==> flow/design.v <==
module subtractor_16bits(
    input [15:0] a,
    input [15:0] b,
    input bin,
    output [15:0] diff,
    output bout
);
    assign {bout, diff} = a - b - bin;
endmodule
module adder_16bits(
    input [15:0] a,
    input [15:0] b,
    input cin,
    output [15:0] sum,
    output cout
);
    assign {cout, sum} = a + b + cin;
endmodule
module multiplier_16bits(
    input [15:0] a,
    input [15:0] b,
    output [31:0] product
);
    assign product = a * b;
endmodule
module divider_16bits(
    input [15:0] dividend,
    input [15:0] divisor,
    output [15:0] quotient,
    output [15:0] remainder
);
    assign quotient = dividend / divisor;
    assign remainder = dividend % divisor;
endmodule
module dff_16bit (
    input      [15:0] d,
    input             clk,
    input             rstn,
    input             en,
    output reg [15:0] q
);
    always @(posedge clk) begin
        if (!rstn)
            q <= 16'b0;
        else if (en)
            q <= d;
    end
endmodule
module unified_computing_system (
    input      [15:0] d_a,           
    input      [15:0] d_b,           
    input      [1:0]  op_code,       
    input             clk,
    input             rstn,
    input             en_a,           
    input             en_b,           
    input             en_result,      
    input             cin,            
    input             bin,            
    output reg [31:0] result,         
    output reg [15:0] remainder,      
    output reg        cout,           
    output reg        bout,           
    output reg        overflow_flag,  
    output reg        error_flag      
);
    wire [15:0] q_a;            
    wire [15:0] q_b;            
    wire [15:0] sum_result;
    wire        sum_cout;
    wire [15:0] diff_result;
    wire        diff_bout;
    wire [31:0] product_result;
    wire [15:0] quotient_result;
    wire [15:0] remainder_result;
    reg [31:0] temp_result;
    reg [15:0] temp_remainder;
    reg        temp_cout;
    reg        temp_bout;
    reg        temp_overflow;
    reg        temp_error;
    dff_16bit register_a_inst (
        .d   (d_a),
        .clk (clk),
        .rstn(rstn),
        .en  (en_a),
        .q   (q_a)
    );
    dff_16bit register_b_inst (
        .d   (d_b),
        .clk (clk),
        .rstn(rstn),
        .en  (en_b),
        .q   (q_b)
    );
    adder_16bits adder_inst (
        .a   (q_a),
        .b   (q_b),
        .cin (cin),
        .sum (sum_result),
        .cout(sum_cout)
    );
    subtractor_16bits subtractor_inst (
        .a    (q_a),
        .b    (q_b),
        .bin  (bin),
        .diff (diff_result),
        .bout (diff_bout)
    );
    multiplier_16bits multiplier_inst (
        .a      (q_a),
        .b      (q_b),
        .product(product_result)
    );
    divider_16bits divider_inst (
        .dividend (q_a),
        .divisor  (q_b),
        .quotient (quotient_result),
        .remainder(remainder_result)
    );
    always @(*) begin
        temp_result = 32'b0;
        temp_remainder = 16'b0;
        temp_cout = 1'b0;
        temp_bout = 1'b0;
        temp_overflow = 1'b0;
        temp_error = 1'b0;
        case(op_code)
            2'b00: begin  
                temp_result = {16'b0, sum_result};
                temp_cout = sum_cout;
                if ((q_a[15] == q_b[15]) && (sum_result[15] != q_a[15])) begin
                    temp_overflow = 1'b1;
                end
            end
            2'b01: begin  
                temp_result = {16'b0, diff_result};
                temp_bout = diff_bout;
                if ((q_a[15] != q_b[15]) && (diff_result[15] != q_a[15])) begin
                    temp_overflow = 1'b1;
                end
            end
            2'b10: begin  
                temp_result = product_result;
                if (product_result[31:16] != 16'b0 && 
                    product_result[31:16] != 16'hFFFF) begin
                    temp_overflow = 1'b1;
                end
            end
            2'b11: begin  
                if (q_b == 16'b0) begin  
                    temp_result = 32'b0;
                    temp_error = 1'b1;
                end else begin
                    temp_result = {16'b0, quotient_result};  
                    temp_remainder = remainder_result;
                end
            end
            default: begin
            end
        endcase
    end
    always @(posedge clk) begin
        if (!rstn) begin
            result <= 32'b0;
            remainder <= 16'b0;
            cout <= 1'b0;
            bout <= 1'b0;
            overflow_flag <= 1'b0;
            error_flag <= 1'b0;
        end
        else if (en_result) begin
            result <= temp_result;
            remainder <= temp_remainder;
            cout <= temp_cout;
            bout <= temp_bout;
            overflow_flag <= temp_overflow;
            error_flag <= temp_error;
        end
    end
endmodule
clock: 22.8 ns
lec_check: 0
cap_margin: 20
cell_pad_in_sites_global_placement: 0
core_margin: 2
core_utilization: 70
gpl_routability_driven: 0
place_density: 0.65
setup_slack_margin: -0.32
slew_margin: 20
run.sh (not shown) runs the stock make flow with config.mk's settings and CLKGATE_MAP_FILE=.
The first run died in global routing (5_1_grt) (GRT-0232).
Then changed:
- CORE_UTILIZATION: 70 -> 56
- PLACE_DENSITY: 0.65 -> 0.81
- SETUP_SLACK_MARGIN: -0.32 -> 3.71
This time the run reached the layout checks and failed them: negative setup slack. Area after synthesis stays the same. Die size went up by 24%. Synthesized cell count is unchanged.
Then changed:
- CELL_PAD_IN_SITES_GLOBAL_PLACEMENT: 0 -> default
- CORE_UTILIZATION: 56 -> 40
- GPL_ROUTABILITY_DRIVEN: 0 -> default
- PLACE_DENSITY: 0.81 -> default
- SETUP_SLACK_MARGIN: 3.71 -> default
- clock period: 22.8 -> 26.0 ns (I/O delays scaled with it)
What happened: This time the run produced a clean layout; core utilization goes down by 27 points; wire length goes down by 17%; via count goes down by 18%; first-iteration DRC count goes down by 54%; critical path depth goes down by 2; flip-flop count is unchanged; worst hold slack is worse by 41 ps; clock skew goes up by 16 ps.
Then changed:
- CORE_UTILIZATION: 40 -> 69
- clock period: 26.0 -> 25.9 ns (I/O delays scaled with it)
Outcome:
- This time the run finished with negative setup slack left
- critical path depth falls by 2
- die size falls by about 40%
- routed wire length falls by 7.1%
- first-iteration DRC count rises by about 60%
- sequential share of layout area rises by 0.19 points
- count of clock-buffer cells in the layout rises by 1
Then changed:
- ABC_AREA: default -> 1
- CORE_UTILIZATION: 69 -> 67
- CTS_CLUSTER_SIZE: default -> 97
- clock period: 25.9 -> 30.0 ns (I/O delays scaled with it)
After rerunning: Now the flow went through all stages and came out clean; worst hold slack is better by 10 ps; die size rises by 8.2%; cell area falls by 6.6%; final cell count increases by 11%; non-clock buffer count fell by 177.
